## conv
module conv (
input [4:0] stride,
input  conv_enable, 
output reg [18:0] address1 , address2, write_address,
output reg end_reach, full_conv_end, dot_sum_end,
input clk,
input reset,
input [9:0] w1 ,h1,w2,h2,
output reg [9:0] width, height
  );
==> flow/config.mk <==
export PLATFORM = sky130hd
export DESIGN_NAME = conv
export DESIGN_NICKNAME = conv
export VERILOG_FILES = /design/flow/design.v
export SDC_FILE = /design/flow/constraint.sdc
export NUM_CORES = 4
export LEC_CHECK = 0
export CAP_MARGIN = 40
export CELL_PAD_IN_SITES_GLOBAL_PLACEMENT = 1
export CORE_ASPECT_RATIO = 0.73
export CORE_MARGIN = 2
export CORE_UTILIZATION = 36
export CTS_CLUSTER_DIAMETER = 192
export CTS_CLUSTER_SIZE = 59
export GPL_TIMING_DRIVEN = 0
export PLACE_DENSITY_LB_ADDON = 0.16
export SLEW_MARGIN = 20
export TNS_END_PERCENT = 50
==> flow/constraint.sdc <==
create_clock -name core_clock -period 16.8 [get_ports {clk}]
set_input_delay 3.3600 -clock core_clock [delete_from_list [all_inputs] [get_ports {clk}]]
set_output_delay 3.3600 -clock core_clock [all_outputs]
set_load 0.01 [all_outputs]
run.sh (not shown) runs the stock make flow with config.mk's settings and CLKGATE_MAP_FILE=.
Rerun with:
Settings changed: CAP_MARGIN 40 to 20, CELL_PAD_IN_SITES_GLOBAL_PLACEMENT 1 to not set, CORE_ASPECT_RATIO 0.73 to not set, CORE_UTILIZATION 36 to 52, CTS_CLUSTER_DIAMETER 192 to not set, CTS_CLUSTER_SIZE 59 to not set, GPL_TIMING_DRIVEN 0 to not set, PLACE_DENSITY_LB_ADDON 0.16 to not set, TNS_END_PERCENT 50 to not set.
Clock period 16.8 ns to 10.6 ns, I/O delays scaled along.
Outcome: The changed run went through all stages and came out clean. Sequential share of layout area hardly moves. Global-route usage rises by 5.6 points. Count of clock-buffer cells in the layout stays the same. Final area hardly moves. Non-clock buffer count falls by 25.
Rerun with:
Settings changed: CORE_UTILIZATION 52 to 72, PLACE_DENSITY_LB_ADDON set to 0.19.
Clock period 10.6 ns to 9.6 ns, I/O delays scaled along.
The new run ran to the end with no violations.
Area after synthesis is unchanged.
Sequential power increases by 10%.
Critical path depth decreases by 10.
Die area decreases by 27%.
Core utilization increases by 26 points.
Global-route usage increases by 13 points.
Clock power increases by 13%.
Clock-buffer cell count does not change.
Rerun with:
Settings changed: ABC_AREA set to 1, CTS_CLUSTER_DIAMETER set to 211, CTS_CLUSTER_SIZE set to 100, PLACE_DENSITY_LB_ADDON 0.19 to not set.
Clock period 9.6 ns to 8.4 ns, I/O delays scaled along.
Now the flow completed and failed the layout checks on setup timing.
Setup slack is worse by 1.3 ns.
Non-clock buffer count goes up by 189.
Global-route usage goes up by 5.0 points.
Wire length goes up by 37%.


Starting RTL as in the previous note.
Settings: LEC_CHECK=0, ABC_AREA=1, CAP_MARGIN=20, CORE_ASPECT_RATIO=0.5, CORE_MARGIN=2, CORE_UTILIZATION=64, CTS_CLUSTER_DIAMETER=252, CTS_CLUSTER_SIZE=96, PLACE_DENSITY=0.35, SLEW_MARGIN=20; clock period 6.58 ns.
The starting point ran to the end with violations: setup timing.
Next try:
--- a/flow/config.mk
+++ b/flow/config.mk
@@ -8 +7,0 @@
-export ABC_AREA = 1
@@ -10 +8,0 @@
-export CORE_ASPECT_RATIO = 0.5
@@ -12,4 +10 @@
-export CORE_UTILIZATION = 64
-export CTS_CLUSTER_DIAMETER = 252
-export CTS_CLUSTER_SIZE = 96
-export PLACE_DENSITY = 0.35
+export CORE_UTILIZATION = 58
==> flow/constraint.sdc (replaced) <==
create_clock -name core_clock -period 8.5 [get_ports {clk}]
set_input_delay 1.7000 -clock core_clock [delete_from_list [all_inputs] [get_ports {clk}]]
set_output_delay 1.7000 -clock core_clock [all_outputs]
set_load 0.01 [all_outputs]
Result: The changed run finished but failed the layout checks on setup timing; clock power shrinks by a quarter to a third; synthesized area shrinks by a few percent; cell count shrinks by about a fifth; global-route usage shrinks by 6.0 points.
Next try:
--- a/flow/config.mk
+++ b/flow/config.mk
@@ -10 +10 @@
-export CORE_UTILIZATION = 58
+export CORE_UTILIZATION = 11
==> flow/constraint.sdc (replaced) <==
create_clock -name core_clock -period 13.7 [get_ports {clk}]
set_input_delay 2.7400 -clock core_clock [delete_from_list [all_inputs] [get_ports {clk}]]
set_output_delay 2.7400 -clock core_clock [all_outputs]
set_load 0.01 [all_outputs]
Effect:
- The changed run finished clean
- final cell count goes up by 44%
- non-clock buffer count goes down by 531
- routed wire length goes up by 5.4%
- combinational power goes down by about 56%
- register-to-register slack gets better by 2.9 ns
Power and IR drop assume default switching activity.
